Setup of exp/amber:
Design fir_filter, start of the top module:
module fir_filter(
    input               		clk,
    input               		n_rst,
    input  		signed	[7:0] 	din,    
    output reg 	signed 	[7:0] 	dout 
);
export LEC_CHECK = 0
export CAP_MARGIN = 20
export CORE_MARGIN = 2
export CORE_UTILIZATION = 72
export CTS_CLUSTER_SIZE = 24
export PLACE_DENSITY_LB_ADDON = 0.28
export SETUP_SLACK_MARGIN = 0.9
export SLEW_MARGIN = 40
create_clock -name core_clock -period 5.26 [get_ports {clk}]
run.sh (not shown) runs the stock make flow with config.mk's settings and CLKGATE_MAP_FILE=.
In exp/amber the implementation completed, yet the final layout does not meet the checks, the culprit being negative setup slack.
--- input diff exp/amber..exp/cedar ---
# exp/amber
export LEC_CHECK = 0
export CAP_MARGIN = 20
export CORE_MARGIN = 2
export CORE_UTILIZATION = 72
export CTS_CLUSTER_SIZE = 24
export PLACE_DENSITY_LB_ADDON = 0.28
export SETUP_SLACK_MARGIN = 0.9
export SLEW_MARGIN = 40
create_clock -name core_clock -period 5.26 [get_ports {clk}]
# exp/cedar
export LEC_CHECK = 0
export CAP_MARGIN = 20
export CORE_MARGIN = 2
export CORE_UTILIZATION = 65
export SLEW_MARGIN = 20
create_clock -name core_clock -period 3.08 [get_ports {clk}]
[summary]
On exp/cedar: placed instance count is 341 higher than what exp/amber gave.
Summed instance area of the synthesized netlist: exp/cedar vs exp/amber, no meaningful difference
Per the comparison of exp/cedar with exp/amber, instance area after placement moved up; area of the synthesized netlist per yosys stat closely matched the old numbers; total die size increased 0.0025 mm².
Count of unique library cells instantiated by Yosys came out exactly the same in exp/amber and exp/cedar.
No final results exist for exp/cedar, since it was stopped by error ODB-0269 during 5_1_grt.
STATUS run=exp/amber STAGES=ALL_DONE FINAL_CHECKS=FAILED CAUSE=negative setup slack
Summary: with exp/amber as the reference, die extent in y in exp/cedar moved up by a few percent.
From exp/amber to exp/cedar, CTS H-tree depth did not move at all.
Relative to exp/amber, the buffers inserted during post-CTS setup optimization of exp/cedar is higher by 12.
The inputs of exp/delta differ from those of exp/cedar as listed below.
# exp/cedar
export LEC_CHECK = 0
export CAP_MARGIN = 20
export CORE_MARGIN = 2
export CORE_UTILIZATION = 65
export SLEW_MARGIN = 20
create_clock -name core_clock -period 3.08 [get_ports {clk}]
# exp/delta
export LEC_CHECK = 0
export CAP_MARGIN = 20
export CORE_MARGIN = 2
export CORE_UTILIZATION = 40
export GPL_TIMING_DRIVEN = 0
export SLEW_MARGIN = 0
create_clock -name core_clock -period 6.0 [get_ports {clk}]
## What came out
exp/delta: all stages complete, timing, DRC and antenna checks passed
Compared with exp/cedar, exp/delta shows height of the die that has gone up by more than a quarter.
Going from exp/cedar to exp/delta, worst slack at placement shows an increase of 2.22 ns, total placed instance area shows a reduction of 14%, final RePlAce weighted congestion shows a reduction of 12%, post-CTS resize count shows a reduction of 211.
Input-level comparison between exp/ember and exp/delta:
# exp/delta
export LEC_CHECK = 0
export CAP_MARGIN = 20
export CORE_MARGIN = 2
export CORE_UTILIZATION = 40
export GPL_TIMING_DRIVEN = 0
export SLEW_MARGIN = 0
create_clock -name core_clock -period 6.0 [get_ports {clk}]
# exp/ember
export LEC_CHECK = 0
export CAP_MARGIN = 20
export CELL_PAD_IN_SITES_DETAIL_PLACEMENT = 2
export CORE_MARGIN = 2
export CORE_UTILIZATION = 40
export CTS_CLUSTER_SIZE = 56
export MAX_ROUTING_LAYER = met4
export SLEW_MARGIN = 5
create_clock -name core_clock -period 6.0 [get_ports {clk}]
### Flow results
- met3 routing resource usage after global routing on exp/ember is up relative to exp/delta.
- exp/ember — first-pass GRT wire length about 70% higher, exp/delta as reference
- exp/ember: PASS, flow complete, no timing, DRC or antenna violations
- Going from exp/delta to exp/ember, number of cells traversed by the worst register-to-register path decreased by 2 relative to the old numbers; final critical-path setup slack shows a reduction of 0.31 ns; total of clock buffers placed in the layout higher; latest clock arrival within the worst-skew pair rose by 0.05 ns.
